## exp/nickel
==> flow/design.v (excerpt) <==
module apb_uart #(
    parameter SYSTEM_FREQUENCY = 50_000_000,
    parameter SAMPLING_RATE = 16
)(
    input pclk,  
    input preset_n,  
    input psel,
    input penable,
    input pwrite,
    input[11:0] paddr,
    input[3:0] pstrb,
    input[31:0] pwdata,
    output pready,
    output pslverr,
    output[31:0] prdata,
    output irq,
    output logic baud_o,
    output logic tick_rx, 
    input cts_n,
    input rx,
    output tx,
    output rts_n
);
    localparam logic [11:0] ADDR_TDR = 12'h000;
    localparam logic [11:0] ADDR_RDR = 12'h004;
    localparam logic [11:0] ADDR_LCR = 12'h008;
    localparam logic [11:0] ADDR_OCR = 12'h00C;
    localparam logic [11:0] ADDR_LSR = 12'h010;
    localparam logic [11:0] ADDR_FCR = 12'h014;
    localparam logic [11:0] ADDR_IER = 12'h018;
    localparam logic [11:0] ADDR_IIR = 12'h01C;
    localparam logic [11:0] ADDR_HCR = 12'h020;
    logic [31:0] tdr;
    logic [31:0] rdr;
    logic [31:0] lcr;
    logic [31:0] ocr;
    logic [31:0] lsr;
    logic [31:0] fcr;
    logic [31:0] ier;
    logic [31:0] iir;
    logic [31:0] hcr;
    logic [31:0] pwdata_d;
    logic psel_d;
    logic penable_d;
    logic pwrite_d;
    logic [11:0] paddr_d;
    logic [3:0] pstrb_d;
    always_ff @(posedge pclk or negedge preset_n) begin
        if(~preset_n) begin
             pwdata_d<= 0;
             psel_d <= 0;
             penable_d <= 0;
             pwrite_d <= 0;
             paddr_d <= 0;
             pstrb_d <= 0;
        end else begin
            pwdata_d <= pwdata;
            psel_d <= psel;
            penable_d <= penable;
            pwrite_d <= pwrite;
            paddr_d <= paddr;
            pstrb_d <= pstrb;
        end
    end
    apb_slave apb_slave_inst
        (
  ...
make LEC_CHECK=0 ABC_AREA=1 CAP_MARGIN=35 CELL_PAD_IN_SITES_DETAIL_PLACEMENT=1 CELL_PAD_IN_SITES_GLOBAL_PLACEMENT=3 CORE_MARGIN=7 CORE_UTILIZATION=45 CTS_CLUSTER_DIAMETER=196 CTS_CLUSTER_SIZE=38 GPL_ROUTABILITY_DRIVEN=1 GPL_TIMING_DRIVEN=0 HOLD_SLACK_MARGIN=-0.02 MIN_ROUTING_LAYER=met2 PLACE_DENSITY_LB_ADDON=0.05 SETUP_SLACK_MARGIN=0.98 SLEW_MARGIN=10 finish   # period 3.7 ns
run.sh (not shown) runs the stock make flow with config.mk's settings and CLKGATE_MAP_FILE=.
What ended exp/nickel was a tool error in global placement (3_3_place_gp); the run never finished.
Relative to exp/nickel, the following input files were edited for exp/onyx:
# exp/nickel
export LEC_CHECK = 0
export ABC_AREA = 1
export CAP_MARGIN = 35
export CELL_PAD_IN_SITES_DETAIL_PLACEMENT = 1
export CELL_PAD_IN_SITES_GLOBAL_PLACEMENT = 3
export CORE_MARGIN = 7
export CORE_UTILIZATION = 45
export CTS_CLUSTER_DIAMETER = 196
export CTS_CLUSTER_SIZE = 38
export GPL_ROUTABILITY_DRIVEN = 1
export GPL_TIMING_DRIVEN = 0
export HOLD_SLACK_MARGIN = -0.02
export MIN_ROUTING_LAYER = met2
export PLACE_DENSITY_LB_ADDON = 0.05
export SETUP_SLACK_MARGIN = 0.98
export SLEW_MARGIN = 10
create_clock -name core_clock -period 3.7 [get_ports {pclk}]
# exp/onyx
export LEC_CHECK = 0
export CAP_MARGIN = 20
export CORE_MARGIN = 2
export CORE_UTILIZATION = 14
export SLEW_MARGIN = 20
create_clock -name core_clock -period 30.6 [get_ports {pclk}]
Notes after the runs:
exp/onyx: all stages complete, timing, DRC and antenna checks passed
Die outline width: exp/onyx higher than exp/nickel
Compared to exp/nickel, exp/onyx was floorplanned on a bigger die.
On chip area line of the yosys report: between exp/nickel and exp/onyx, it ends up higher for exp/nickel.
As of exp/onyx, mean post-synth cell area had risen by more than 10% compared to exp/nickel.
Setup changes, exp/onyx to exp/garnet
# exp/onyx
export LEC_CHECK = 0
export CAP_MARGIN = 20
export CORE_MARGIN = 2
export CORE_UTILIZATION = 14
export SLEW_MARGIN = 20
create_clock -name core_clock -period 30.6 [get_ports {pclk}]
# exp/garnet
export LEC_CHECK = 0
export CAP_MARGIN = 20
export CORE_MARGIN = 2
export CORE_UTILIZATION = 71
export CTS_CLUSTER_DIAMETER = 258
export SLEW_MARGIN = 20
create_clock -name core_clock -period 17.3 [get_ports {pclk}]
[summary]
exp/garnet reached the end of the flow, and the finished layout is clean on the timing, design-rule and antenna checks.
Cell type of the slowest stage on the worst timing path: sky130_fd_sc_hd__dfxtp_1 -> exp/onyx, sky130_fd_sc_hd__nor2_1 -> exp/garnet
For exp/onyx, the startpoint of the worst setup timing path was baud_gen_inst.tick_tx, unlike exp/garnet, where it was preset_n.
Comparing final critical-path share of the clock period for exp/garnet and exp/onyx, the bigger number came from exp/garnet.
Diff exp/onyx -> exp/garnet | wire length reported by the detailed router | down by a little under 10%
Share of cell area taken by multi-input logic gates was higher in exp/garnet than in exp/onyx.
Changes observed in exp/garnet relative to exp/onyx: global-route track usage on met2 has increased; final worst-path setup slack has decreased.
Comparing exp/garnet and exp/onyx, final instance area is higher on exp/onyx.
exp/garnet ends up with higher reported clock group power than exp/onyx does.
The largest fanout of any net on the critical path reported for exp/garnet is greater than that of exp/onyx by 73.
Core util | exp/garnet vs exp/onyx | exp/garnet higher
What exp/umber does differently from exp/garnet at the input level:
# exp/garnet
export LEC_CHECK = 0
export CAP_MARGIN = 20
export CORE_MARGIN = 2
export CORE_UTILIZATION = 71
export CTS_CLUSTER_DIAMETER = 258
export SLEW_MARGIN = 20
create_clock -name core_clock -period 17.3 [get_ports {pclk}]
# exp/umber
export LEC_CHECK = 0
export CAP_MARGIN = 20
export CORE_MARGIN = 2
export CORE_UTILIZATION = 68
export CTS_CLUSTER_SIZE = 50
export SLEW_MARGIN = 20
create_clock -name core_clock -period 3.62 [get_ports {pclk}]
Notes after the runs:
exp/umber vs exp/garnet: largest clock skew in the final design up. Changes observed in exp/umber relative to exp/garnet: design area shows an increase of 0.71%; total wirelength of the detailed-routed design has decreased; slack of the critical path now sits lower.
Power and IR drop assume default switching activity.
